[design/flow/config.mk]
export PLATFORM = sky130hd
export DESIGN_NAME = MatrixMultUnit
export DESIGN_NICKNAME = MatrixMultUnit
export VERILOG_FILES = /design/flow/design.v
export SDC_FILE = /design/flow/constraint.sdc
export NUM_CORES = 4
export LEC_CHECK = 0
export CAP_MARGIN = 20
export CORE_MARGIN = 2
export CORE_UTILIZATION = 72
export SLEW_MARGIN = 20
export TNS_END_PERCENT = 45
[design/flow/constraint.sdc]
create_clock -name core_clock -period 4.83 [get_ports {clk}]
set_input_delay 0.9660 -clock core_clock [delete_from_list [all_inputs] [get_ports {clk}]]
set_output_delay 0.9660 -clock core_clock [all_outputs]
set_load 0.01 [all_outputs]
[design/flow/design.v]
module MatrixMultUnit(
  input wire reset_n                      ,  
  input wire clk                          ,
  input wire dut_valid                    , 
  output wire dut_ready                   ,
  output wire                           dut__tb__sram_input_write_enable  ,
  output wire [16-1 : 0     ]   dut__tb__sram_input_write_address ,
  output wire [32-1 : 0     ]   dut__tb__sram_input_write_data    ,
  output reg  [16-1 : 0     ]   dut__tb__sram_input_read_address  , 
  input  wire [32-1 : 0     ]   tb__dut__sram_input_read_data     ,     
  output wire                           dut__tb__sram_weight_write_enable  ,
  output wire [16-1 : 0     ]   dut__tb__sram_weight_write_address ,
  output wire [32-1 : 0     ]   dut__tb__sram_weight_write_data    ,
  output reg  [16-1 : 0     ]   dut__tb__sram_weight_read_address  , 
  input  wire [32-1 : 0     ]   tb__dut__sram_weight_read_data     ,     
  output wire                           dut__tb__sram_result_write_enable  ,
  output reg  [16-1 : 0     ]   dut__tb__sram_result_write_address ,
  output wire [32-1 : 0     ]   dut__tb__sram_result_write_data    ,
  output reg  [16-1 : 0     ]   dut__tb__sram_result_read_address  , 
  input  wire [32-1 : 0     ]   tb__dut__sram_result_read_data     ,    
  output wire                           dut__tb__sram_scratchpad_write_enable  ,
  output reg  [16-1 : 0     ]   dut__tb__sram_scratchpad_write_address ,
  output wire [32-1 : 0     ]   dut__tb__sram_scratchpad_write_data    ,
  output reg  [16-1 : 0     ]   dut__tb__sram_scratchpad_read_address  , 
  input  wire [32-1 : 0     ]   tb__dut__sram_scratchpad_read_data  
);
parameter one_address_offset = 12'h1;
parameter idle_state = 4'd0;
parameter get_dimension_state = 4'd1;
parameter accumulating_state = 4'd2;
parameter writing_state = 4'd3;
parameter next_multiplication_setup_state = 4'd4;
parameter setup_multiplication_2_state = 4'd5;
parameter setup_multiplication_3_state = 4'd6;
parameter setup_multiplication_4_state = 4'd7;
parameter setup_multiplication_5_state = 4'd8;
wire my_clock; 
assign my_clock = clk; 
reg [3:0] next_state, current_state;
reg  [32-1 : 0     ]  input_data;
reg  [32-1 : 0     ]  weight_data;
reg  [32-1 : 0     ]  accumulated_result; 
wire [32-1 : 0     ]  mac_result_z;
reg [16-1 : 0     ] input_read_address_next;
reg [16-1 : 0     ] weight_read_address_next;
reg [16-1 : 0     ] result_write_address_next;
reg [16-1 : 0     ] scratchpad_write_address_next;
reg [16-1 : 0     ] next_input_matrix_first_address;
reg [16-1 : 0     ] next_weight_matrix_first_address;
reg [16-1 : 0     ] first_element_of_calculated_input_row_address;
reg [16-1 : 0     ] last_element_of_calculated_input_row_address;
reg [16-1 : 0     ] first_element_of_calculated_weight_matrix_address;
reg [16-1 : 0     ] last_element_of_calculated_weight_matrix_address;
reg [7:0] counter_total_element_in_result_matrix; 
reg [7:0] counter_go_write; 
reg [2:0] counter_next_step;
reg [1:0] counter_3_cycle;
reg [7:0] number_of_input_rows, number_of_input_cols;
reg [7:0] number_of_weight_rows, number_of_weight_cols;
assign dut__tb__sram_input_write_enable = 0;
assign dut__tb__sram_weight_write_enable = 0;
assign dut__tb__sram_input_write_address = 0;
assign dut__tb__sram_input_write_data = 0;
assign dut__tb__sram_weight_write_address = 0;
assign dut__tb__sram_weight_write_data = 0;
always @(posedge clk or negedge reset_n)begin
  if(!reset_n)
    input_read_address_next <= 0;
  else if(current_state == idle_state)
    input_read_address_next <= dut_valid ? one_address_offset : 0;
  else if(dut_valid == 1)
    input_read_address_next <= input_read_address_next + one_address_offset; 
  else if(current_state == idle_state)
    input_read_address_next <= 0;
  else if(current_state == get_dimension_state)
    input_read_address_next <= input_read_address_next + one_address_offset;
  else if((counter_next_step == 6) && (weight_read_address_next == last_element_of_calculated_weight_matrix_address + number_of_weight_cols)) 
    input_read_address_next <= last_element_of_calculated_input_row_address + one_address_offset; 
  else if((counter_next_step == 6) && (weight_read_address_next > last_element_of_calculated_weight_matrix_address))
    input_read_address_next <= first_element_of_calculated_input_row_address; 
  else if((weight_read_address_next == last_element_of_calculated_weight_matrix_address + one_address_offset) && ((current_state == accumulating_state) || (current_state == writing_state) || (current_state == get_dimension_state) || (current_state == setup_multiplication_2_state) || (current_state == setup_multiplication_3_state) || (current_state == setup_multiplication_4_state) || (current_state == setup_multiplication_5_state)))
    input_read_address_next <= last_element_of_calculated_input_row_address + one_address_offset; 
  else if((input_read_address_next == last_element_of_calculated_input_row_address + one_address_offset) && ((current_state == accumulating_state) || (current_state == writing_state) || (current_state == get_dimension_state) || (current_state == setup_multiplication_2_state) || (current_state == setup_multiplication_3_state) || (current_state == setup_multiplication_4_state) || (current_state == setup_multiplication_5_state)))
    input_read_address_next <= first_element_of_calculated_input_row_address; 
  else if((current_state == accumulating_state) || (current_state == writing_state))
    input_read_address_next <= input_read_address_next + one_address_offset;
  else if((current_state == next_multiplication_setup_state) && (counter_next_step == 2))
    input_read_address_next <= next_input_matrix_first_address;
  else if((current_state == next_multiplication_setup_state) && (counter_next_step == 3))
    input_read_address_next <= next_input_matrix_first_address;
  else if((current_state == next_multiplication_setup_state) && (counter_next_step == 4))
    input_read_address_next <= next_input_matrix_first_address;
  else if((current_state == next_multiplication_setup_state) && (counter_next_step == 5))
    input_read_address_next <= next_input_matrix_first_address;
  else 
    input_read_address_next <= input_read_address_next + one_address_offset;
end
always @(posedge clk or negedge reset_n) begin
  if(!reset_n)
    dut__tb__sram_input_read_address <= 0; 
  else if((current_state == idle_state) || (next_state == idle_state))
    dut__tb__sram_input_read_address <= 0; 
  else if(counter_next_step <= 4)
    dut__tb__sram_input_read_address <= input_read_address_next;
end
always @(posedge clk or negedge reset_n) begin
  if(!reset_n)
    dut__tb__sram_result_read_address <= 0;
  else if(current_state == idle_state)
    dut__tb__sram_result_read_address <= 0;
  else if(counter_next_step > 4)
    dut__tb__sram_result_read_address <= input_read_address_next; 
end
always @(posedge clk or negedge reset_n)begin
  if(!reset_n)
    weight_read_address_next <= 0; 
  else if(current_state == idle_state)
    weight_read_address_next <= dut_valid ? one_address_offset : 0;
  else if(dut_valid == 1)
    weight_read_address_next <= weight_read_address_next + one_address_offset;
  else if(current_state == idle_state)
    weight_read_address_next <= 0;
  else if(current_state == get_dimension_state)
    weight_read_address_next <= weight_read_address_next + one_address_offset;
  else if((counter_next_step == 6) && (weight_read_address_next == last_element_of_calculated_weight_matrix_address + number_of_weight_cols) && ((current_state == accumulating_state) || (current_state == writing_state) || (current_state == get_dimension_state) || (current_state == setup_multiplication_2_state) || (current_state == setup_multiplication_3_state) || (current_state == setup_multiplication_4_state) || (current_state == setup_multiplication_5_state)))
    weight_read_address_next <= first_element_of_calculated_weight_matrix_address;
  else if((counter_next_step == 6) && (weight_read_address_next > last_element_of_calculated_weight_matrix_address) && ((current_state == accumulating_state) || (current_state == writing_state) || (current_state == get_dimension_state) || (current_state == setup_multiplication_2_state) || (current_state == setup_multiplication_3_state) || (current_state == setup_multiplication_4_state) || (current_state == setup_multiplication_5_state)))
    weight_read_address_next <= weight_read_address_next - number_of_input_rows*(number_of_weight_cols) + one_address_offset;  
  else if(counter_next_step == 6) 
    weight_read_address_next <= weight_read_address_next + number_of_weight_cols;  
  else if((counter_next_step < 6) && (weight_read_address_next == last_element_of_calculated_weight_matrix_address + one_address_offset) && (input_read_address_next == last_element_of_calculated_input_row_address + one_address_offset)) 
    weight_read_address_next <= first_element_of_calculated_weight_matrix_address; 
  else if(input_read_address_next == last_element_of_calculated_input_row_address + one_address_offset)
    weight_read_address_next <= weight_read_address_next; 
  else if((current_state == next_multiplication_setup_state) && (counter_next_step == 2))
    weight_read_address_next <= next_weight_matrix_first_address;
  else if((current_state == next_multiplication_setup_state) && (counter_next_step == 3))
    weight_read_address_next <= next_weight_matrix_first_address;
  else if((current_state == next_multiplication_setup_state) && (counter_next_step == 4))
    weight_read_address_next <= next_weight_matrix_first_address;
  else if((current_state == next_multiplication_setup_state) && (counter_next_step == 5))
    weight_read_address_next <= next_weight_matrix_first_address;
  else 
    weight_read_address_next <= weight_read_address_next + one_address_offset;
end
always @(posedge clk or negedge reset_n) begin
  if(!reset_n)
    dut__tb__sram_weight_read_address <= 0; 
  else if((current_state == idle_state) || (next_state == idle_state))
    dut__tb__sram_weight_read_address <= 0; 
  else if(counter_next_step <= 4)
    dut__tb__sram_weight_read_address <= weight_read_address_next;
end
always @(posedge clk or negedge reset_n) begin
  if(!reset_n)
    dut__tb__sram_scratchpad_read_address <= 0;
  else if(current_state == idle_state)
    dut__tb__sram_scratchpad_read_address <= 0; 
  else if(counter_next_step > 4)
    dut__tb__sram_scratchpad_read_address <= weight_read_address_next; 
end
always @(posedge clk or negedge reset_n) begin
  if(!reset_n)
    result_write_address_next <= 0;
  else if(current_state == idle_state)
    result_write_address_next <= 0;
  else if(current_state == writing_state)
    result_write_address_next <= result_write_address_next + one_address_offset;
  else 
    result_write_address_next <= result_write_address_next;
end
always @(posedge clk or negedge reset_n) 
begin
    if (!reset_n) 
      dut__tb__sram_result_write_address <= 0;         
    else if(current_state == idle_state)
      dut__tb__sram_result_write_address <= 0; 
    else
      dut__tb__sram_result_write_address <= result_write_address_next;           
end
always @(posedge clk or negedge reset_n)begin
  if(!reset_n)
      scratchpad_write_address_next <= 0;            
  else if(current_state == idle_state)
      scratchpad_write_address_next <= 0;  
  else if(current_state == writing_state)
      scratchpad_write_address_next <= scratchpad_write_address_next + one_address_offset; 
  else 
      scratchpad_write_address_next <= scratchpad_write_address_next; 
end
always @(posedge clk or negedge reset_n)begin
  if (!reset_n) 
    dut__tb__sram_scratchpad_write_address <= 0;         
  else if(current_state == idle_state)
    dut__tb__sram_scratchpad_write_address <= 0;
  else
    dut__tb__sram_scratchpad_write_address <= scratchpad_write_address_next;           
end
always @(posedge clk or negedge reset_n) begin
  if(!reset_n)  
    first_element_of_calculated_input_row_address <= 0;
  else if(current_state == idle_state)
    first_element_of_calculated_input_row_address <= 0;
  else if(current_state == get_dimension_state) 
    first_element_of_calculated_input_row_address <= 1;
  else if((counter_next_step == 6) && (weight_read_address_next == last_element_of_calculated_weight_matrix_address + number_of_weight_cols))  
    first_element_of_calculated_input_row_address <= first_element_of_calculated_input_row_address + number_of_input_rows;
  else if((counter_next_step == 5) && (weight_read_address_next == last_element_of_calculated_weight_matrix_address + one_address_offset))
    first_element_of_calculated_input_row_address <= first_element_of_calculated_input_row_address + number_of_weight_cols;
  else if((counter_next_step < 5) && (weight_read_address_next == last_element_of_calculated_weight_matrix_address + one_address_offset))
    first_element_of_calculated_input_row_address <= first_element_of_calculated_input_row_address + number_of_input_cols;
  else if((current_state == next_multiplication_setup_state) && (counter_next_step == 2))
    first_element_of_calculated_input_row_address <= 1;
  else if((current_state == next_multiplication_setup_state) && (counter_next_step == 3))
    first_element_of_calculated_input_row_address <= 1;
  else if((current_state == next_multiplication_setup_state) && (counter_next_step == 4))
    first_element_of_calculated_input_row_address <= 0;
  else if((current_state == next_multiplication_setup_state) && (counter_next_step == 5))
    first_element_of_calculated_input_row_address <= 3*(number_of_input_rows * number_of_weight_cols);  
  else 
    first_element_of_calculated_input_row_address <= first_element_of_calculated_input_row_address;
end
always @(posedge clk or negedge reset_n) begin
  if(!reset_n)
    last_element_of_calculated_input_row_address <= 0;
  else if(current_state == idle_state)
    last_element_of_calculated_input_row_address <= 0;
  else if(current_state == get_dimension_state)
    last_element_of_calculated_input_row_address <= input_data[15:0];
  else if((counter_next_step == 6) && (weight_read_address_next == last_element_of_calculated_weight_matrix_address + number_of_weight_cols) && (input_read_address_next == last_element_of_calculated_input_row_address + one_address_offset))
    last_element_of_calculated_input_row_address <= last_element_of_calculated_input_row_address + number_of_input_rows; 
  else if((counter_next_step == 5) && (weight_read_address_next == last_element_of_calculated_weight_matrix_address + one_address_offset) && (input_read_address_next == last_element_of_calculated_input_row_address + one_address_offset))
    last_element_of_calculated_input_row_address <= last_element_of_calculated_input_row_address + number_of_weight_cols;
  else if((counter_next_step < 5) && (weight_read_address_next == last_element_of_calculated_weight_matrix_address + one_address_offset) && (input_read_address_next == last_element_of_calculated_input_row_address + one_address_offset))
    last_element_of_calculated_input_row_address <= last_element_of_calculated_input_row_address + number_of_input_cols;
  else if((current_state == next_multiplication_setup_state) && (counter_next_step == 2))
    last_element_of_calculated_input_row_address <= number_of_input_cols;
  else if((current_state == next_multiplication_setup_state) && (counter_next_step == 3))
    last_element_of_calculated_input_row_address <= number_of_input_cols; 
  else if((current_state == next_multiplication_setup_state) && (counter_next_step == 4))
    last_element_of_calculated_input_row_address <= number_of_weight_cols - 1;
  else if((current_state == next_multiplication_setup_state) && (counter_next_step == 5))
    last_element_of_calculated_input_row_address <=  (3*(number_of_input_rows * number_of_weight_cols)) + number_of_input_rows - 1;  
  else 
    last_element_of_calculated_input_row_address <= last_element_of_calculated_input_row_address;
end
always @(posedge clk or negedge reset_n) begin
  if(!reset_n)
    first_element_of_calculated_weight_matrix_address <= 0;
  else if(current_state == idle_state)
    first_element_of_calculated_weight_matrix_address <= 0;
  else if(current_state == get_dimension_state)
    first_element_of_calculated_weight_matrix_address <= 1;  
  else if((current_state == next_multiplication_setup_state) && (counter_next_step == 2))
    first_element_of_calculated_weight_matrix_address <= first_element_of_calculated_weight_matrix_address + number_of_weight_rows * number_of_weight_cols;  
  else if((current_state == next_multiplication_setup_state) && (counter_next_step == 3))
    first_element_of_calculated_weight_matrix_address <= first_element_of_calculated_weight_matrix_address + number_of_weight_rows * number_of_weight_cols;  
  else if((current_state == next_multiplication_setup_state) && (counter_next_step == 4))
    first_element_of_calculated_weight_matrix_address <= number_of_input_rows * number_of_weight_cols;  
  else if((current_state == next_multiplication_setup_state) && (counter_next_step == 5))
    first_element_of_calculated_weight_matrix_address <= first_element_of_calculated_weight_matrix_address + (number_of_input_rows * number_of_weight_cols);  
  else
    first_element_of_calculated_weight_matrix_address <= first_element_of_calculated_weight_matrix_address;
end
always @(posedge clk or negedge reset_n) begin
  if(!reset_n)
    last_element_of_calculated_weight_matrix_address <= 0;
  else if(current_state == idle_state)
    last_element_of_calculated_weight_matrix_address <= 0;
  else if(current_state == get_dimension_state)
    last_element_of_calculated_weight_matrix_address <= number_of_weight_rows * number_of_weight_cols;  
  else if((current_state == next_multiplication_setup_state) && (counter_next_step == 2))
    last_element_of_calculated_weight_matrix_address <= last_element_of_calculated_weight_matrix_address + number_of_weight_rows * number_of_weight_cols;  
  else if((current_state == next_multiplication_setup_state) && (counter_next_step == 3))
    last_element_of_calculated_weight_matrix_address <= last_element_of_calculated_weight_matrix_address + number_of_weight_rows * number_of_weight_cols;  
  else if((current_state == next_multiplication_setup_state) && (counter_next_step == 4))
    last_element_of_calculated_weight_matrix_address <= 2 * number_of_input_rows * number_of_weight_cols - 1;  
  else if((current_state == next_multiplication_setup_state) && (counter_next_step == 5))
    last_element_of_calculated_weight_matrix_address <= last_element_of_calculated_weight_matrix_address + (number_of_input_rows * number_of_weight_cols);  
  else
    last_element_of_calculated_weight_matrix_address <= last_element_of_calculated_weight_matrix_address;
end
always @(posedge clk or negedge reset_n)
begin
  if(!reset_n) 
    next_input_matrix_first_address <= 0;
  else if(current_state == idle_state)
    next_input_matrix_first_address <= 0;
  else if(current_state == get_dimension_state)
    next_input_matrix_first_address <= 1; 
  else if((current_state == next_multiplication_setup_state) && (counter_next_step == 2))
    next_input_matrix_first_address <= 1; 
  else if((current_state == next_multiplication_setup_state) && (counter_next_step == 3))
    next_input_matrix_first_address <= 0; 
  else if((current_state == next_multiplication_setup_state) && (counter_next_step == 4))
    next_input_matrix_first_address <= 3*(number_of_input_rows * number_of_weight_cols);  
  else 
    next_input_matrix_first_address <= next_input_matrix_first_address;
end
always @(posedge clk or negedge reset_n)begin
  if(!reset_n)
    next_weight_matrix_first_address <= 0;
  else if(current_state == idle_state)
    next_weight_matrix_first_address <= 0;
  else if(current_state == get_dimension_state)
    next_weight_matrix_first_address <= number_of_weight_rows * number_of_weight_cols + 1;  
  else if((current_state == next_multiplication_setup_state) && ((counter_next_step == 2)))
    next_weight_matrix_first_address <= next_weight_matrix_first_address + (number_of_weight_rows * number_of_weight_cols);  
  else if((current_state == next_multiplication_setup_state) && (counter_next_step == 3))
    next_weight_matrix_first_address <= number_of_input_rows * number_of_weight_cols;  
  else if((current_state == next_multiplication_setup_state) && (counter_next_step == 4))
    next_weight_matrix_first_address <= 2 * number_of_input_rows * number_of_weight_cols;  
  else 
    next_weight_matrix_first_address <= next_weight_matrix_first_address;
end
always @(posedge clk or negedge reset_n) 
begin
    if(!reset_n)begin
      number_of_input_rows <= 0;
      number_of_input_cols <= 0;
      number_of_weight_rows <= 0;
      number_of_weight_cols <= 0;
    end else if(current_state == idle_state)begin
      number_of_input_rows <= 0;
      number_of_input_cols <= 0;
      number_of_weight_rows <= 0;
      number_of_weight_cols <= 0;
    end else if(current_state == get_dimension_state)   begin
      number_of_input_rows <= input_data[31:16];  
      number_of_input_cols <= input_data[15:0];
      number_of_weight_rows <= weight_data[31:16];
      number_of_weight_cols <= weight_data[15:0];
    end else begin
      number_of_input_rows <= number_of_input_rows;
      number_of_input_cols <= number_of_input_cols;
      number_of_weight_rows <= number_of_weight_rows;
      number_of_weight_cols <= number_of_weight_cols;
    end        
end
always @(posedge clk or negedge reset_n)begin
  if(!reset_n)
    counter_go_write <= 0;
  else if(current_state == idle_state)
    counter_go_write <= 0; 
  else if(current_state == get_dimension_state)
    counter_go_write <= input_data[15:0] - 1;  
  else if(current_state == accumulating_state) 
    counter_go_write <= counter_go_write - 1;
  else if((current_state == writing_state) && (counter_next_step == 6))
    counter_go_write <= number_of_input_rows - 1; 
  else if((current_state == writing_state) && (counter_next_step == 5)) 
    counter_go_write <= number_of_weight_cols - 1;  
  else if((current_state == writing_state) && (counter_next_step < 5))
    counter_go_write <= number_of_input_cols - 1;
  else if(current_state == setup_multiplication_2_state)
    counter_go_write <= number_of_input_cols - 1;
  else if(current_state == setup_multiplication_3_state)
    counter_go_write <= number_of_input_cols - 1;
  else if(current_state == setup_multiplication_4_state)
    counter_go_write <= number_of_weight_cols - 1;  
  else if(current_state == setup_multiplication_5_state)
    counter_go_write <= number_of_input_rows - 1;  
  else 
    counter_go_write <= counter_go_write; 
end
always @(posedge clk or negedge reset_n) 
begin
  if(!reset_n)
    counter_total_element_in_result_matrix <= 0;
  else if (current_state == idle_state)
    counter_total_element_in_result_matrix <= 0;     
  else if (current_state == get_dimension_state)
    counter_total_element_in_result_matrix <= (input_data[31:16] * weight_data[15:0]) - 1; 
  else if (current_state == writing_state) 
    counter_total_element_in_result_matrix <= counter_total_element_in_result_matrix - 1;
  else if (current_state == setup_multiplication_2_state) 
    counter_total_element_in_result_matrix <= (number_of_input_rows * number_of_weight_cols) - 1;
  else if (current_state == setup_multiplication_3_state) 
    counter_total_element_in_result_matrix <= (number_of_input_rows * number_of_weight_cols) - 1;
  else if (current_state == setup_multiplication_4_state) 
    counter_total_element_in_result_matrix <= (number_of_input_rows * number_of_input_rows) - 1;   
  else if (current_state == setup_multiplication_5_state) 
    counter_total_element_in_result_matrix <= (number_of_input_rows * number_of_weight_cols) - 1; 
  else 
    counter_total_element_in_result_matrix <= counter_total_element_in_result_matrix;  
end
always @(posedge clk or negedge reset_n) begin
  if(!reset_n)begin
    counter_next_step <= 0;
  end else if(current_state == idle_state) begin
    counter_next_step <= 2;
  end else if(current_state == next_multiplication_setup_state)begin
    counter_next_step <= counter_next_step + 1;
  end else
    counter_next_step <= counter_next_step;
end
always @(posedge clk or negedge reset_n)begin
  if(!reset_n)
    counter_3_cycle <= 0;
  else if(current_state == idle_state) 
    counter_3_cycle <= 2;
  else if (current_state == get_dimension_state)
    counter_3_cycle <= counter_3_cycle - 1;
  else if(current_state == setup_multiplication_2_state) 
    counter_3_cycle <= counter_3_cycle - 1;
  else if(current_state == setup_multiplication_3_state) 
    counter_3_cycle <= counter_3_cycle - 1;
  else if(current_state == setup_multiplication_4_state) 
    counter_3_cycle <= counter_3_cycle - 1;
  else if(current_state == setup_multiplication_5_state) 
    counter_3_cycle <= counter_3_cycle - 1;
  else 
    counter_3_cycle <= 2;
end
always @(posedge clk or negedge reset_n) 
begin
    if(!reset_n)begin
      input_data <= 0;      
      weight_data <= 0;        
    end else if(current_state == idle_state)begin
      input_data <= 0;      
      weight_data <= 0;  
    end else if(counter_next_step <= 4)begin 
      input_data <= tb__dut__sram_input_read_data;      
      weight_data <= tb__dut__sram_weight_read_data;
    end else begin 
      input_data <= tb__dut__sram_result_read_data;      
      weight_data <= tb__dut__sram_scratchpad_read_data;
    end 
end
interger_accumulated_matrix_multiplication u1( 
  .input_data(input_data),   
  .weight_data(weight_data),  
  .accumulated_result_data(accumulated_result),
  .result_data(mac_result_z)
);
always @(posedge clk or negedge reset_n)begin
  if(!reset_n)
    accumulated_result <= 0;
  else if (current_state == idle_state)
    accumulated_result <= 0;
  else if((current_state == accumulating_state))
    accumulated_result <= mac_result_z;
  else if(current_state == writing_state)
    accumulated_result <= 0;
  else if(current_state == next_multiplication_setup_state)
    accumulated_result <= 0;
  else if(current_state == setup_multiplication_2_state)
    accumulated_result <= 0;
  else if(current_state == setup_multiplication_3_state)
    accumulated_result <= 0;
  else if(current_state == setup_multiplication_4_state)
    accumulated_result <= 0;
  else if(current_state == setup_multiplication_5_state)
    accumulated_result <= 0;
  else 
    accumulated_result <= accumulated_result;
end
assign dut__tb__sram_result_write_data = accumulated_result;
assign dut__tb__sram_result_write_enable = (current_state == writing_state) ? 1 : 0;
assign dut__tb__sram_scratchpad_write_data = accumulated_result;
assign dut__tb__sram_scratchpad_write_enable = (current_state == writing_state) ? 1 : 0;
always @(posedge clk or negedge reset_n) begin
  if(!reset_n)
    current_state <= 0;
  else 
    current_state <= next_state;
end
always @(*) begin
  case (current_state)
    idle_state:begin
      if (dut_valid == 1)  
        next_state = get_dimension_state;
      else  
        next_state = idle_state;
    end
    get_dimension_state:begin
      if(counter_3_cycle != 0)
        next_state = get_dimension_state;
      else 
        next_state = accumulating_state;
    end
    accumulating_state: begin 
      if(counter_go_write == 0)
        next_state = writing_state;
      else 
        next_state = accumulating_state;
    end
    writing_state:begin
      if(counter_total_element_in_result_matrix != 0) 
        next_state = accumulating_state;
      else 
        next_state = next_multiplication_setup_state;
    end
    next_multiplication_setup_state:begin
      if(counter_next_step == 2)
        next_state = setup_multiplication_2_state;
      else if(counter_next_step == 3)
        next_state = setup_multiplication_3_state;
      else if(counter_next_step == 4)
        next_state = setup_multiplication_4_state;
      else if(counter_next_step == 5)
        next_state = setup_multiplication_5_state;
      else if(counter_next_step == 6)
        next_state = idle_state; 
      else 
        next_state = next_multiplication_setup_state;
    end
    setup_multiplication_2_state:begin
      if(counter_3_cycle == 0) 
        next_state = accumulating_state;
      else  
        next_state = setup_multiplication_2_state;
    end
    setup_multiplication_3_state:begin
      if(counter_3_cycle == 0) 
        next_state = accumulating_state;
      else  
        next_state = setup_multiplication_3_state;
    end
    setup_multiplication_4_state:begin
      if(counter_3_cycle == 0) 
        next_state = accumulating_state;
      else  
        next_state = setup_multiplication_4_state;
    end
    setup_multiplication_5_state:begin
      if(counter_3_cycle == 0) 
        next_state = accumulating_state;
      else  
        next_state = setup_multiplication_5_state;
    end
    default: next_state = idle_state;
  endcase
end
assign dut_ready = (current_state == idle_state) ? 1:0;
endmodule
module interger_accumulated_matrix_multiplication ( 
  input wire [32-1  : 0] input_data,
  input wire [32-1  : 0] weight_data,
  input wire [32-1 : 0] accumulated_result_data,
  output wire [32-1 : 0] result_data
);
  assign result_data = (input_data * weight_data) + accumulated_result_data;
endmodule
[design/flow/run.sh]
#!/bin/bash
# the make line also repeats each setting of config.mk as NAME=value (left out here)
make -C /OpenROAD-flow-scripts/flow DESIGN_CONFIG=/design/flow/config.mk WORK_HOME=/design/flow/orfs CLKGATE_MAP_FILE= finish
==> run summary, run 1 <==
run metrics: status=aborted with a tool error, Exit stage=global routing (5_1_grt), error message=[ERROR GRT-0116] Global routing finished with congestion. Check the congestion regions in the DRC Viewer., total CTS buffers=49, Rows=101, mean area per synthesized cell=8.32 µm², chip area=0.0793 mm², die height=282 µm, top cells by count=nand2_1 (1012), inv_1 (798), fa_1 (555), chip width=282 µm, Max-area cell share=0.200, simple-gate portion of the synthesized area=0.172, placed cells=8429, htree depth=2, cells after synthesis=6670, Area after DPL=0.0653 mm², adder share=0.307, mux frac, synth=0.0119, # IOs=392, post-synthesis cell area=0.0555 mm², area leader, netlist=fa_1, grt total ovfl=357, post-synthesis register bit count=414, cell total in the yosys stat output=6670, GR Util All Layers=0.783, most common cell in the netlist=nand2_1, Max Root-Sink Buffers=3, top cells by area, synth=fa_1 (20%), dfrtp_1 (19%), ha_1 (11%), Syn. warnings=1, area reported by Yosys stat=0.0555 mm², Unique cell types=95, yosys aoi share=0.149, Async SR Flop Fraction=1.00, Post-synth EDFFs=0, Clock Root Buffer=clkbuf_16, I/O Buffers=293, Sink Count=414, FP Util=0.729, main flop type=dfrtp_1, gpl congestion=1.07, Detailed Place HPWL=164000 µm, core area=0.0761 mm², sequential fraction of the synthesis area=0.187, xor and xnor area share after synthesis=0.0759, Main logic family=adder cells
[through the flow]
step                utilization  TNS (ns)  setup WS, ns  hold slack [ns]
floorplan                     -    -72.78         -1.94            0.408
CTS                       0.916   -105.92         -2.05            0.401
global placement          0.859   -100.37         -2.01            0.425
detailed placement        0.859   -117.44         -2.22            0.427
[per-layer routing]
metal  overflow  track usage
met3         11        0.631
met4        157        0.770
met1         14        0.795
met5          1        0.348
met2        174        0.935
[timing repair]
action                                 in CTS
cloned                                      2
pin swaps                                 218
resized                                   376
setup endpoints to repair                 101
endpoints found under the hold margin       0
hold buffers                                0
setup buffers                             110
==> inputs of run 2 (changes only) <==
- ABC_AREA: default -> 1
- CORE_UTILIZATION: 72 -> 45
- CTS_CLUSTER_DIAMETER: default -> 61
- CTS_CLUSTER_SIZE: default -> 78
- GPL_ROUTABILITY_DRIVEN: default -> 1
- HOLD_SLACK_MARGIN: default -> -0.05
- MAX_ROUTING_LAYER: default -> met4
- MIN_ROUTING_LAYER: default -> met2
- TNS_END_PERCENT: 45 -> 70
- clock period: 4.83 -> 5.31 ns (I/O delays scaled with it)
==> run summary, run 2 <==
run metrics: chip width=363 µm, error message=[ERROR GRT-0116] Global routing finished with congestion. Check the congestion regions in the DRC Viewer., core area=0.128 mm², main flop type=dfrtp_1, cells after synthesis=8101, area leader, netlist=fa_1, Syn. warnings=1, GR Util All Layers=0.646, # IOs=392, htree depth=3, status=aborted with a tool error, Place WS=-1.45 ns, CTS Hold Buffers Added=0, Max-area cell share=0.192, placed cells=10490, I/O Buffers=293, sequential fraction of the synthesis area=0.179, Rows=131, die height=363 µm, top cells by count=nand2_1 (2026), inv_1 (1507), fa_1 (555), Async SR Flop Fraction=1.00, Main logic family=adder cells, adder share=0.294, Sink Count=414, yosys aoi share=0.118, mean area per synthesized cell=7.15 µm², Clock Root Buffer=clkbuf_16, gpl congestion=1.12, FP Util=0.454, cell total in the yosys stat output=8101, most common cell in the netlist=nand2_1, area reported by Yosys stat=0.0579 mm², chip area=0.132 mm², total CTS buffers=66, simple-gate portion of the synthesized area=0.227, grt total ovfl=3, Exit stage=global routing (5_1_grt), post-synthesis register bit count=414, Post-synth EDFFs=0, Unique cell types=73, xor and xnor area share after synthesis=0.0445, Max Root-Sink Buffers=3, mux frac, synth=0, top cells by area, synth=fa_1 (19%), dfrtp_1 (18%), nand2_1 (13%), Detailed Place HPWL=190000 µm, post-synthesis cell area=0.0579 mm²
## run 2: timing repair
action / in CTS
resized: 490
buffers inserted: 90
pin swaps: 249
endpoints found under the setup margin: 85
cloned: 2
endpoints found under the hold margin: 0
## run 2: per-layer routing
| layer | track usage | overflow |
|---|---|---|
| met5 | - | - |
| met2 | 0.705 | 0 |
| met3 | 0.761 | 3 |
| met4 | 0.327 | 0 |
| met1 | - | - |
## run 2: per-stage QoR
step | hold slack [ns] | setup TNS, ns | area (µm²) | utilization
floorplan | 0.408 | -15.67 | 60300 | -
global placement | 0.419 | -55.95 | 68900 | 0.539
detailed placement | 0.431 | -60.63 | 68900 | 0.539
CTS | 0.374 | -44.63 | 73900 | 0.579
==> inputs of run 3 (changes only) <==
- ABC_AREA: 1 -> default
- CORE_UTILIZATION: 45 -> 18
- CTS_CLUSTER_DIAMETER: 61 -> default
- CTS_CLUSTER_SIZE: 78 -> default
- GPL_ROUTABILITY_DRIVEN: 1 -> default
- HOLD_SLACK_MARGIN: -0.05 -> default
- MAX_ROUTING_LAYER: met4 -> default
- MIN_ROUTING_LAYER: met2 -> default
- TNS_END_PERCENT: 70 -> default
- clock period: 5.31 -> 15.0 ns (I/O delays scaled with it)
==> run summary, run 3 <==
run results: status=no timing/DRC/antenna violations, Clock Root Buffer=clkbuf_16, fmax=120 MHz, Pre-antenna DRT Iters=9, most used cell, CP=ha_1, Max-area cell share=0.200, Total Nets Final=7889, CTS Hold Buffers Added=0, DR WL/cell=17.6 µm, Detailed Place HPWL=147000 µm, CP max stage cell=xnor2_1, CP bufs+invs=5, Hold Crit Start=counter_3_cycle[0], Tool Warnings=49, largest net degree at the start of global routing=177, # setup viols final=0, post-synthesis register bit count=414, Fin. Hold Viols=0, CTS tree=yes, Crit path depth=27, final setup TNS=0 ns, CP endpoint kind=flop, CTS-repair resized insts=0, area leader, netlist=fa_1, number of global-route vias before repair=46496, RSZ-0062 raised after global routing=no, First DRT Iteration DRCs=4020, Via density=4.36, Clock Skew=0.0596 ns, Unique cell types=95, R2R Path End=last_element_of_calculated_input_row_address[14], Rel. slew slack=0.179, Worst R2R Setup Slack=6.69 ns, MaxCap Viol Count=0, CP max stage delay=0.83 ns, vias=47380, cell total in the yosys stat output=6670, FF-to-FF path depth=27, cell family with most CP delay=adder cells, Main logic family=adder cells, FP Util=0.181, clk slew on worst S/H paths=0.07 ns, cells after synthesis=6670, mux frac, synth=0.0119, crit-path max FO=17, adder share=0.307, Rows=203, yosys aoi share=0.149, Post-synth EDFFs=0, xor and xnor area share after synthesis=0.0759, crit path launch type=flop, Hold/Removal Path Class=flop to flop, crit path from=number_of_input_rows[2], Latency at later pin=0.73 ns, worst slew pin tran=1.22 ns, Async SR Flop Fraction=1.00, period utilization=0.554, WHS Endpoint=counter_3_cycle[0], antenna violations before repair=6, core area=0.306 mm², die height=559 µm, top cells by count=nand2_1 (1012), inv_1 (798), fa_1 (555), GR Util All Layers=0.120, area reported by Yosys stat=0.0555 mm², grt total ovfl=0, critical path class=flop to flop, htree depth=2, chip area=0.313 mm², final instance area=0.0644 mm², chip width=559 µm, simple-gate portion of the synthesized area=0.172, crit path DAT=8.86 ns, GRT busiest layer=met2, Syn. warnings=1, WHS Path Cells=1, post-layout min period=8.32 ns, top cells by area, synth=fa_1 (20%), dfrtp_1 (19%), ha_1 (11%), # IOs=392, gpl congestion=0.919, DRT antenna net count=0, CP Capture Point=last_element_of_calculated_input_row_address[14], most common cell in the netlist=nand2_1, R2R Path Start=number_of_input_rows[2], area grow syn2layout=16.1%, Remaining DRCs=0, Max Root-Sink Buffers=3, Routed WL=192000 µm, met3 usage=0.0180, GRT met2 Usage=0.191, total CTS buffers=55, required time of the critical path=15.55 ns, met1 GRT Util=0.164, global-route wire length before repair=292000 µm, Final Slew Violations=0, Area after DPL=0.0625 mm², mean area per synthesized cell=8.32 µm², sequential fraction of the synthesis area=0.187, Setup Buffers After CTS=0, post-synthesis cell area=0.0555 mm², I/O Buffers=293, Sink Count=414, main flop type=dfrtp_1
run 3: area by class of cell:
cell class	instances	area, µm²
tap	4100	5130
sequential	414	10400
clock inverter	39	458
timing repair buffer	409	3850
inverter	803	3010
antenna	3	7.51
clock buffer	62	1430
multi-input combinational	5046	40100
fill	34050	242000
run 3: routing by layer:
metal  part of all wire  wire length, µm
met5           0.000078               15
met4              0.034             6590
met2               0.45            86400
met3              0.074            14300
met1               0.44            84600
run 3: stage by stage:
stage / worst slack (ns) / util / instances / hold WS (ns)
CTS: 6.81 / 0.210 / 10872 / 0.435
finish: 6.69 / 0.210 / 10876 / 0.433
floorplan: 7.71 / - / 6767 / 0.408
detailed placement: 6.86 / 0.204 / 10771 / 0.426
global placement: 7.03 / 0.204 / 10771 / 0.425
global route: 6.30 / 0.210 / 10875 / 0.448
==> inputs of run 4 (changes only) <==
- CORE_UTILIZATION: 18 -> 72
- CTS_CLUSTER_DIAMETER: default -> 355
- CTS_CLUSTER_SIZE: default -> 49
- PLACE_DENSITY_LB_ADDON: default -> 0.25
- clock period: 15.0 -> 6.2 ns (I/O delays scaled with it)
==> run summary, run 4 <==
run metrics: post-synthesis cell area=0.0555 mm², chip width=282 µm, Unique cell types=95, Clock Root Buffer=clkbuf_16, gpl congestion=1.03, status=aborted with a tool error, placed cells=8142, most common cell in the netlist=nand2_1, die height=282 µm, I/O Buffers=293, cell total in the yosys stat output=6670, core area=0.0761 mm², mux frac, synth=0.0119, Sink Count=414, area reported by Yosys stat=0.0555 mm², # IOs=392, FP Util=0.729, sequential fraction of the synthesis area=0.187, grt total ovfl=14, top cells by area, synth=fa_1 (20%), dfrtp_1 (19%), ha_1 (11%), top cells by count=nand2_1 (1012), inv_1 (798), fa_1 (555), Rows=101, xor and xnor area share after synthesis=0.0759, total CTS buffers=12, Detailed Place HPWL=150000 µm, Max-area cell share=0.200, adder share=0.307, area leader, netlist=fa_1, Async SR Flop Fraction=1.00, Place WS=-0.888 ns, mean area per synthesized cell=8.32 µm², chip area=0.0793 mm², yosys aoi share=0.149, post-synthesis register bit count=414, CTS Hold Buffers Added=0, Syn. warnings=1, error message=[ERROR GRT-0232] Routing congestion too high. Check the congestion heatmap in the GUI., simple-gate portion of the synthesized area=0.172, Main logic family=adder cells, Post-synth EDFFs=0, Max Root-Sink Buffers=3, GR Util All Layers=0.716, Exit stage=global routing (5_1_grt), htree depth=1, cells after synthesis=6670, main flop type=dfrtp_1
[run 4: repair_timing]
action                     CTS
setup endpoints to repair   47
gates resized              151
setup buffers               40
pin swaps                   66
[run 4: through the flow]
step | TNS [ns] | hold WS (ns) | area, µm²
4_1_cts | -9.67 | 0.453 | 64100
3_5_place_dp | -17.44 | 0.431 | 62700
3_3_place_gp | -9.20 | 0.423 | 62700
2_1_floorplan | -3.14 | 0.408 | 56700
[run 4: layer usage]
metal | global-route usage | overflow
met1 | 0.733 | 1
met3 | 0.573 | 5
met2 | 0.872 | 2
met4 | 0.637 | 5
met5 | 0.416 | 1
==> inputs of run 5 (changes only) <==
- CORE_UTILIZATION: 72 -> 71
- CTS_CLUSTER_DIAMETER: 355 -> default
- CTS_CLUSTER_SIZE: 49 -> default
- MAX_ROUTING_LAYER: default -> met4
- PLACE_DENSITY_LB_ADDON: 0.25 -> default
- clock period: 6.2 -> 6.77 ns (I/O delays scaled with it)
==> run summary, run 5 <==
run metrics: top cells by area, synth=fa_1 (20%), dfrtp_1 (19%), ha_1 (11%), Clock Root Buffer=clkbuf_16, Unique cell types=95, I/O Buffers=293, Detailed Place HPWL=147000 µm, Max Root-Sink Buffers=3, htree depth=2, chip width=284 µm, mean area per synthesized cell=8.32 µm², post-synthesis cell area=0.0555 mm², adder share=0.307, FP Util=0.716, Main logic family=adder cells, main flop type=dfrtp_1, # IOs=392, Exit stage=global routing (5_1_grt), Post-synth EDFFs=0, total CTS buffers=52, grt total ovfl=816, GR Util All Layers=0.765, yosys aoi share=0.149, core area=0.0775 mm², Place WS=-0.579 ns, error message=[ERROR GRT-0232] Routing congestion too high. Check the congestion heatmap in the GUI., simple-gate portion of the synthesized area=0.172, CTS Hold Buffers Added=0, Max-area cell share=0.200, mux frac, synth=0.0119, post-synthesis register bit count=414, xor and xnor area share after synthesis=0.0759, chip area=0.0804 mm², area leader, netlist=fa_1, gpl congestion=1.04, Syn. warnings=1, area reported by Yosys stat=0.0555 mm², cell total in the yosys stat output=6670, Async SR Flop Fraction=1.00, cells after synthesis=6670, die height=284 µm, most common cell in the netlist=nand2_1, sequential fraction of the synthesis area=0.187, status=aborted with a tool error, top cells by count=nand2_1 (1012), inv_1 (798), fa_1 (555), Rows=102, Sink Count=414
run 5: metal layers:
layer / overflow / global-route usage
met5: - / -
met1: 43 / 0.779
met4: 208 / 0.679
met3: 48 / 0.596
met2: 517 / 0.919
run 5: through the flow:
step	utilization	instances	hold slack, ns	TNS [ns]	area (µm²)
2_1_floorplan	-	6767	0.408	-0.0208	56100
3_3_place_gp	0.793	8035	0.425	-0.960	61500
4_1_cts	0.833	8191	0.447	-0.461	64500
3_5_place_dp	0.793	8035	0.439	-4.25	61500
run 5: repair_timing:
action	4_1_cts
gates resized	171
pin swaps	118
buffers inserted	57
gates cloned	2
endpoints found under the setup margin	21
endpoints found under the hold margin	0
==> inputs of run 6 (changes only) <==
- CAP_MARGIN: 20 -> 5
- CTS_CLUSTER_DIAMETER: default -> 355
- CTS_CLUSTER_SIZE: default -> 49
- HOLD_SLACK_MARGIN: default -> -0.06
- MAX_ROUTING_LAYER: met4 -> default
- clock period: 6.77 -> 6.52 ns (I/O delays scaled with it)
==> run summary, run 6 <==
run metrics: FP Util=0.716, Async SR Flop Fraction=1.00, most common cell in the netlist=nand2_1, total CTS buffers=12, Clock Root Buffer=clkbuf_16, Post-synth EDFFs=0, cells after synthesis=6670, post-synthesis cell area=0.0555 mm², Area after DPL=0.0624 mm², Main logic family=adder cells, Sink Count=414, chip width=284 µm, chip area=0.0804 mm², die height=284 µm, sequential fraction of the synthesis area=0.187, Rows=102, placed cells=8123, adder share=0.307, simple-gate portion of the synthesized area=0.172, Detailed Place HPWL=145000 µm, mean area per synthesized cell=8.32 µm², status=aborted with a tool error, # IOs=392, xor and xnor area share after synthesis=0.0759, yosys aoi share=0.149, top cells by count=nand2_1 (1012), inv_1 (798), fa_1 (555), htree depth=1, mux frac, synth=0.0119, gpl congestion=1.01, core area=0.0775 mm², Syn. warnings=1, I/O Buffers=293, Unique cell types=95, cell total in the yosys stat output=6670, main flop type=dfrtp_1, Max Root-Sink Buffers=3, post-synthesis register bit count=414, Exit stage=global routing (5_1_grt), top cells by area, synth=fa_1 (20%), dfrtp_1 (19%), ha_1 (11%), Max-area cell share=0.200, area leader, netlist=fa_1, CTS Hold Buffers Added=0, area reported by Yosys stat=0.0555 mm²
[run 6: timing repair]
| item | 4_1_cts |
|---|---|
| pin swaps | 135 |
| setup endpoints to repair | 29 |
| setup buffers | 70 |
| gates resized | 182 |
| gates cloned | 1 |
[run 6: through the flow]
step                      setup WS (ns)  utilization  hold slack (ns)  TNS, ns
after CTS                        -0.299        0.828            0.445    -3.00
after floorplan                  -0.257            -            0.408   -0.564
after detailed placement         -0.687        0.806            0.422    -7.81
after global placement           -0.334        0.806            0.419    -2.86
==> inputs of run 7 (changes only) <==
- CAP_MARGIN: 5 -> 15
- CORE_UTILIZATION: 71 -> 72
- CTS_CLUSTER_DIAMETER: 355 -> 325
- CTS_CLUSTER_SIZE: 49 -> default
- HOLD_SLACK_MARGIN: -0.06 -> default
- PLACE_DENSITY_LB_ADDON: default -> 0.28
- SETUP_SLACK_MARGIN: default -> -0.64
- clock period: 6.52 -> 6.32 ns (I/O delays scaled with it)
==> run summary, run 7 <==
run metrics: status=aborted with a tool error, Exit stage=global routing (5_1_grt), error message=[ERROR GRT-0232] Routing congestion too high. Check the congestion heatmap in the GUI., Sink Count=414, die height=282 µm, core area=0.0761 mm², post-synthesis cell area=0.0555 mm², CTS Hold Buffers Added=0, mean area per synthesized cell=8.32 µm², yosys aoi share=0.149, placed cells=8136, sequential fraction of the synthesis area=0.187, I/O Buffers=293, Area after DPL=0.0622 mm², # IOs=392, total CTS buffers=51, top cells by area, synth=fa_1 (20%), dfrtp_1 (19%), ha_1 (11%), Unique cell types=95, FP Util=0.729, GR Util All Layers=0.611, gpl congestion=1.04, post-synthesis register bit count=414, cell total in the yosys stat output=6670, htree depth=2, xor and xnor area share after synthesis=0.0759, mux frac, synth=0.0119, Async SR Flop Fraction=1.00, Detailed Place HPWL=152000 µm, Clock Root Buffer=clkbuf_16, area leader, netlist=fa_1, adder share=0.307, grt total ovfl=27, Place WS=-1.13 ns, chip width=282 µm, top cells by count=nand2_1 (1012), inv_1 (798), fa_1 (555), area reported by Yosys stat=0.0555 mm², Main logic family=adder cells, simple-gate portion of the synthesized area=0.172, Max-area cell share=0.200, Syn. warnings=1, most common cell in the netlist=nand2_1, Rows=101, Max Root-Sink Buffers=3, cells after synthesis=6670, chip area=0.0793 mm², Post-synth EDFFs=0, main flop type=dfrtp_1
-- run 7: routing by layer --
layer,GRT overflow,GRT usage
met1,0,0.662
met2,13,0.827
met3,2,0.383
met4,12,0.499
met5,0,0.128
-- run 7: metrics by stage --
step                      TNS (ns)  utilization
after global placement       -9.30        0.818
after floorplan              -7.75            -
after detailed placement    -16.97        0.818
after CTS                   -12.42        0.847
-- run 7: repair_timing --
| action | CTS |
|---|---|
| gates resized | 56 |
| setup buffers | 24 |
| pin swaps | 18 |
| endpoints found under the setup margin | 15 |
| hold endpoints to repair | 0 |
==> inputs of run 8 (changes only) <==
- CAP_MARGIN: 15 -> 20
- CORE_MARGIN: 2 -> 5
- CORE_UTILIZATION: 72 -> 40
- CTS_CLUSTER_DIAMETER: 325 -> 90
- CTS_CLUSTER_SIZE: default -> 78
- MAX_ROUTING_LAYER: default -> met5
- PLACE_DENSITY_LB_ADDON: 0.28 -> default
- SETUP_SLACK_MARGIN: -0.64 -> -0.06
- SLEW_MARGIN: 20 -> 25
- clock period: 6.32 -> 10.0 ns (I/O delays scaled with it)
==> run summary, run 8 <==
run results: Tool Warnings=52, die height=382 µm, Max-area cell share=0.200, crit-path max FO=19, crit path from=weight_data[3], mux frac, synth=0.0119, cells after synthesis=6670, WHS Path Cells=1, CP max stage delay=0.78 ns, Worst R2R Setup Slack=1.91 ns, largest net degree at the start of global routing=139, crit path DAT=8.65 ns, top cells by count=nand2_1 (1012), inv_1 (798), fa_1 (555), vias=47472, Post-synth EDFFs=0, simple-gate portion of the synthesized area=0.172, CP max stage cell=dfrtp_1, FF-to-FF path depth=23, Non-Filler Instances=8529, fillcell total=13575, post-synthesis register bit count=414, worst slew pin tran=1.17 ns, htree depth=1, placed cells=8470, Hold/Removal Path Class=flop to flop, CTS-repair resized insts=0, cell family with most CP delay=adder cells, cell total in the yosys stat output=6670, area reported by Yosys stat=0.0555 mm², DR WL/cell=21.6 µm, status=no timing/DRC/antenna violations, final setup TNS=0 ns, Total Nets Final=7870, post-layout min period=8.09 ns, gpl congestion=0.946, R2R Path End=accumulated_result[30], Crit path depth=23, Max Root-Sink Buffers=3, crit path launch type=flop, Final Slew Violations=0, yosys aoi share=0.149, Clock Skew=0.0523 ns, Hold Crit Start=counter_3_cycle[0], CTS tree=yes, logic area=0.0402 mm², # setup viols final=0, Fin. Hold Viols=0, Setup Buffers After CTS=0, top cells by area, synth=fa_1 (20%), dfrtp_1 (19%), ha_1 (11%), chip area=0.146 mm², CTS Hold Buffers Added=0, xor and xnor area share after synthesis=0.0759, CP Cell Sequence=buf_4 > and2_1 > fa_1 > inv_1 > fa_1 > fa_1 > inv_1 > fa_1 > inv_1 > fa_1 > inv_1 > fa_1 > fa_1 > fa_1 > ha_1 > a21o_1 > a21o_1 > a21oi_1 > o21ai_0 > o21ai_0 > a21oi_1 > a41o_1 > a221o_1, Unique cell types=95, grt total ovfl=0, area leader, netlist=fa_1, core area=0.138 mm², Syn. warnings=1, Register Area=0.0104 mm², required time of the critical path=10.56 ns, post-synthesis cell area=0.0555 mm², sequential fraction of the synthesis area=0.187, antenna violations before repair=6, critical path class=flop to flop, # IOs=392, mean area per synthesized cell=8.32 µm², CP bufs+invs=5, number of global-route vias before repair=48138, First DRT Iteration DRCs=3591, GR Util All Layers=0.247, clk slew on worst S/H paths=0.11 ns, R2R Path Start=weight_data[3], Remaining DRCs=0, FP Util=0.403, global-route wire length before repair=285000 µm, Detailed Place HPWL=142000 µm, main flop type=dfrtp_1, DRT antenna net count=0, Routed WL=184000 µm, total CTS buffers=31, most common cell in the netlist=nand2_1, CP Capture Point=accumulated_result[30], adder share=0.307, Rel. slew slack=0.219, WHS Endpoint=counter_3_cycle[0], Rows=136, Sink Count=414, Async SR Flop Fraction=1.00, Main logic family=adder cells, fmax=124 MHz, Latency at later pin=0.71 ns, Pre-antenna DRT Iters=5, I/O Buffers=293, area grow syn2layout=9.90%, Via density=5.57, Clock Root Buffer=clkbuf_16, period utilization=0.809, MaxCap Viol Count=0, CP endpoint kind=flop, chip width=382 µm, RSZ-0062 raised after global routing=no, most used cell, CP=fa_1
run 8: layer usage:
layer  track usage  share of wire  vias up
met4        0.0798          0.036        0
met1         0.339           0.43    23485
met2         0.398           0.45     1900
li1              -              -    21801
met3        0.0416          0.083      286
met5             0              0        -
run 8: metrics by stage:
step / setup WS, ns / utilization / instance area [µm²] / hold WS [ns]
after detailed placement: 2.09 / 0.433 / 59600 / 0.423
after CTS: 2.04 / 0.443 / 60900 / 0.444
final: 1.91 / 0.443 / 61000 / 0.446
after global routing: 1.47 / 0.443 / 61000 / 0.469
after floorplan: 2.71 / - / 55800 / 0.408
after global placement: 2.17 / 0.433 / 59600 / 0.425
run 8: final cells by class:
class	count	share of cell area
Sequential cell	414	0.170
Inverter	803	0.0494
Clock inverter	26	0.00843
Timing Repair Buffer	414	0.0638
Antenna cell	1	0.0000410
Multi-Input combinational cell	5046	0.659
Tap cell	1794	0.0368
Clock buffer	31	0.0127
==> inputs of run 9 (changes only) <==
- ABC_AREA: default -> 1
- CORE_MARGIN: 5 -> 2
- CORE_UTILIZATION: 40 -> 56
- CTS_CLUSTER_DIAMETER: 90 -> default
- CTS_CLUSTER_SIZE: 78 -> default
- HOLD_SLACK_MARGIN: default -> 0.2
- MAX_ROUTING_LAYER: met5 -> default
- SETUP_SLACK_MARGIN: -0.06 -> default
- SLEW_MARGIN: 25 -> 35
==> run summary, run 9 <==
run results: status=no timing/DRC/antenna violations, Latency at later pin=0.67 ns, Final Slew Violations=0, Non-Filler Instances=9597, required time of the critical path=10.56 ns, CP Capture Point=last_element_of_calculated_input_row_address[15], fmax=121 MHz, Syn. warnings=1, Crit path depth=43, mux frac, synth=0, Pre-antenna DRT Iters=6, MaxCap Viol Count=0, top cells by count=nand2_1 (2026), inv_1 (1507), fa_1 (555), Via density=5.76, main flop type=dfrtp_1, vias=55284, Remaining DRCs=0, CP bufs+invs=8, I/O Buffers=293, Fin. Hold Viols=0, sequential fraction of the synthesis area=0.179, CTS tree=yes, antenna violations before repair=3, worst slew pin tran=1.04 ns, DRT antenna net count=0, adder share=0.294, Tool Warnings=51, post-layout min period=8.24 ns, period utilization=0.824, grt total ovfl=0, post-synthesis register bit count=414, global-route wire length before repair=322000 µm, # setup viols final=0, FF-to-FF path depth=43, die height=326 µm, crit path from=number_of_input_rows[2], post-synthesis cell area=0.0579 mm², htree depth=2, WHS Endpoint=counter_3_cycle[0], area grow syn2layout=9.40%, Async SR Flop Fraction=1.00, worst-case hold slack=0.433 ns, cell family with most CP delay=adder cells, cells after synthesis=8101, FP Util=0.567, Unique cell types=73, RSZ-0062 raised after global routing=no, Clock Root Buffer=clkbuf_16, placed cells=9499, final setup TNS=0 ns, CP max stage delay=0.81 ns, core area=0.102 mm², Hold/Removal Path Class=flop to flop, Total Nets Final=9345, chip area=0.106 mm², Worst R2R Setup Slack=1.76 ns, Routed WL=210000 µm, Rows=117, Max-area cell share=0.192, WHS Path Cells=1, Setup Buffers After CTS=0, total CTS buffers=52, most common cell in the netlist=nand2_1, Main logic family=adder cells, crit-path max FO=19, area leader, netlist=fa_1, CTS Hold Buffers Added=0, CTS-repair resized insts=0, Rel. slew slack=0.302, mean area per synthesized cell=7.15 µm², area reported by Yosys stat=0.0579 mm², yosys aoi share=0.118, Sink Count=414, simple-gate portion of the synthesized area=0.227, fillcell total=9605, cell total in the yosys stat output=8101, Detailed Place HPWL=165000 µm, critical path class=flop to flop, crit path DAT=8.81 ns, CP endpoint kind=flop, top cells by area, synth=fa_1 (19%), dfrtp_1 (18%), nand2_1 (13%), Max Root-Sink Buffers=3, # IOs=392, clk slew on worst S/H paths=0.06 ns, R2R Path End=last_element_of_calculated_input_row_address[15], GR Util All Layers=0.394, Post-synth EDFFs=0, most used cell, CP=nand2_1, DR WL/cell=21.8 µm, chip width=326 µm, number of global-route vias before repair=54773, gpl congestion=1.05, First DRT Iteration DRCs=5720, R2R Path Start=number_of_input_rows[2], Hold Crit Start=counter_3_cycle[0], crit path launch type=flop, Clock Skew=0.0193 ns, xor and xnor area share after synthesis=0.0445, CP max stage cell=dfrtp_1, largest net degree at the start of global routing=118
run 9: layer usage:
layer	up-vias	routed length (µm)	global-route usage
met3	642	20100	0.0769
met4	4	12400	0.196
li1	25229	-	-
met5	-	23	0
met2	2823	94400	0.629
met1	26586	82600	0.512
run 9: cell type report:
| class | instances | area, µm² | share of cell area |
|---|---|---|---|
| Multi-Input combinational cell | 5812 | 40000 | 0.631 |
| Sequential cell | 414 | 10400 | 0.164 |
| Inverter | 1524 | 5720 | 0.0903 |
| Timing Repair Buffer | 381 | 3630 | 0.0574 |
| Tap cell | 1368 | 1710 | 0.0270 |
| Clock buffer | 72 | 1500 | 0.0236 |
| Clock inverter | 25 | 415 | 0.00655 |
| Antenna cell | 1 | 2.50 | 0.0000395 |
run 9: per-stage QoR:
stage               setup WS [ns]   util  area (µm²)
finish                       1.76  0.620       63400
global route                 1.13  0.620       63400
CTS                          1.82  0.620       63400
detailed placement           1.84  0.601       61500
global placement             1.96  0.601       61400
floorplan                    2.86      -       58300
==> inputs of run 10 (changes only) <==
- CAP_MARGIN: 20 -> 30
- CORE_ASPECT_RATIO: default -> 1.17
- CORE_UTILIZATION: 56 -> 27
- HOLD_SLACK_MARGIN: 0.2 -> default
- PLACE_DENSITY: default -> 0.46
- SETUP_SLACK_MARGIN: default -> 0.22
- SLEW_MARGIN: 35 -> 20
- clock period: 10.0 -> 10.9 ns (I/O delays scaled with it)
==> run summary, run 10 <==
run results: post-synthesis cell area=0.0579 mm², mux frac, synth=0, Total Nets Final=9375, most used cell, CP=nand2_1, cells after synthesis=8101, GR Util All Layers=0.215, Detailed Place HPWL=189000 µm, grt total ovfl=0, Rel. slew slack=0.250, worst slew pin tran=1.12 ns, WHS Endpoint=counter_3_cycle[0], Crit path depth=42, Remaining DRCs=0, Unique cell types=73, Clock Root Buffer=clkbuf_16, Fin. Hold Viols=0, CP max stage cell=dfrtp_1, simple-gate portion of the synthesized area=0.227, Async SR Flop Fraction=1.00, CTS-repair resized insts=0, area grow syn2layout=13.0%, Main logic family=adder cells, post-layout min period=8.06 ns, critical path class=flop to flop, Final Slew Violations=0, Syn. warnings=1, placed cells=10926, CP max stage delay=0.77 ns, Worst R2R Setup Slack=2.84 ns, xor and xnor area share after synthesis=0.0445, Setup Buffers After CTS=0, cell total in the yosys stat output=8101, CP Capture Point=last_element_of_calculated_input_row_address[14], total CTS buffers=56, adder share=0.294, crit path from=number_of_input_rows[5], # setup viols final=0, Rows=183, chip width=432 µm, final setup margin=2.84 ns, Max Root-Sink Buffers=3, crit-path max FO=15, DRT antenna net count=0, Non-Filler Instances=11040, First DRT Iteration DRCs=3501, Place WS=2.87 ns, CTS Hold Buffers Added=0, yosys aoi share=0.118, vias=54042, FF-to-FF path depth=42, post-synthesis register bit count=414, CP endpoint kind=flop, most common cell in the netlist=nand2_1, R2R Path End=last_element_of_calculated_input_row_address[14], period utilization=0.739, mean area per synthesized cell=7.15 µm², crit path launch type=flop, top cells by count=nand2_1 (2026), inv_1 (1507), fa_1 (555), number of global-route vias before repair=54998, top cells by area, synth=fa_1 (19%), dfrtp_1 (18%), nand2_1 (13%), Pre-antenna DRT Iters=6, DR WL/cell=21.6 µm, final setup TNS=0 ns, Routed WL=239000 µm, MaxCap Viol Count=0, area reported by Yosys stat=0.0579 mm², cell family with most CP delay=adder cells, R2R Path Start=number_of_input_rows[5], global-route wire length before repair=356000 µm, RSZ-0062 raised after global routing=no, die height=505 µm, status=no timing/DRC/antenna violations, Hold Crit Start=counter_3_cycle[0], antenna violations before repair=5, # IOs=392, clk slew on worst S/H paths=0.07 ns, Sink Count=414, Tool Warnings=52, CTS tree=yes, required time of the critical path=11.54 ns, area leader, netlist=fa_1, Latency at later pin=0.75 ns, WHS Path Cells=1, Via density=4.90, CP bufs+invs=6, worst-case hold slack=0.432 ns, Post-synth EDFFs=0, sequential fraction of the synthesis area=0.179, chip area=0.218 mm², Max-area cell share=0.192, I/O Buffers=293, gpl congestion=0.944, htree depth=2, Clock Skew=0.0593 ns, crit path DAT=8.70 ns, main flop type=dfrtp_1, FP Util=0.272, largest net degree at the start of global routing=130, fmax=124 MHz, fillcell total=23256, Hold/Removal Path Class=flop to flop, core area=0.213 mm²
[run 10: cell type report]
class                           count  area [µm²]  area share
Clock inverter                     27         435     0.00665
Antenna cell                        3        7.51    0.000115
Clock buffer                       78        1580      0.0242
Multi-Input combinational cell   5812       40000       0.611
Timing Repair Buffer              407        3900      0.0595
Inverter                         1524        5720      0.0874
Sequential cell                   414       10400       0.158
Tap cell                         2775        3470      0.0530
[run 10: metal layers]
metal,vias to the layer above,routed length (µm),share of wire,global-route usage
met1,26705,100000,0.42,0.272
met3,381,11500,0.048,0.0208
met5,-,19,0.000080,0
met2,1620,117000,0.49,0.377
li1,25334,-,-,-
met4,2,9930,0.042,0.0808
[run 10: through the flow]
stage / utilization / cell area (µm²)
global placement: 0.297 / 63300
CTS: 0.307 / 65400
floorplan: - / 58300
finish: 0.307 / 65500
global route: 0.307 / 65500
detailed placement: 0.298 / 63400
==> inputs of run 11 (changes only) <==
- CAP_MARGIN: 30 -> 20
- CELL_PAD_IN_SITES_DETAIL_PLACEMENT: default -> 1
- CORE_ASPECT_RATIO: 1.17 -> default
- CORE_MARGIN: 2 -> 6
- CORE_UTILIZATION: 27 -> 57
- CTS_CLUSTER_DIAMETER: default -> 45
- CTS_CLUSTER_SIZE: default -> 78
- GPL_ROUTABILITY_DRIVEN: default -> 1
- HOLD_SLACK_MARGIN: default -> -0.05
- MAX_ROUTING_LAYER: default -> met5
- MIN_ROUTING_LAYER: default -> met2
- PLACE_DENSITY: 0.46 -> default
- SETUP_SLACK_MARGIN: 0.22 -> 0.31
- TNS_END_PERCENT: default -> 65
- clock period: 10.9 -> 9.67 ns (I/O delays scaled with it)
==> run summary, run 11 <==
run metrics: simple-gate portion of the synthesized area=0.227, gpl congestion=1.15, Exit stage=detailed placement (3_5_place_dp), area reported by Yosys stat=0.0579 mm², chip width=331 µm, I/O Buffers=293, Unique cell types=73, core area=0.100 mm², xor and xnor area share after synthesis=0.0445, Max-area cell share=0.192, yosys aoi share=0.118, error message=[ERROR DPL-0033] detailed placement checks failed during check placement., Rows=116, chip area=0.109 mm², status=aborted with a tool error, post-synthesis register bit count=414, mean area per synthesized cell=7.15 µm², main flop type=dfrtp_1, adder share=0.294, Main logic family=adder cells, top cells by area, synth=fa_1 (19%), dfrtp_1 (18%), nand2_1 (13%), Syn. warnings=1, Async SR Flop Fraction=1.00, area leader, netlist=fa_1, Post-synth EDFFs=0, mux frac, synth=0, sequential fraction of the synthesis area=0.179, post-synthesis cell area=0.0579 mm², # IOs=392, die height=331 µm, most common cell in the netlist=nand2_1, FP Util=0.577, cell total in the yosys stat output=8101, top cells by count=nand2_1 (2026), inv_1 (1507), fa_1 (555), cells after synthesis=8101
-- run 11: through the flow --
step / setup WS (ns) / cell area [µm²] / hold WS [ns] / cells
floorplan: 2.53 / 58300 / 0.408 / 8198
global placement: 1.63 / 61400 / 0.421 / 9492
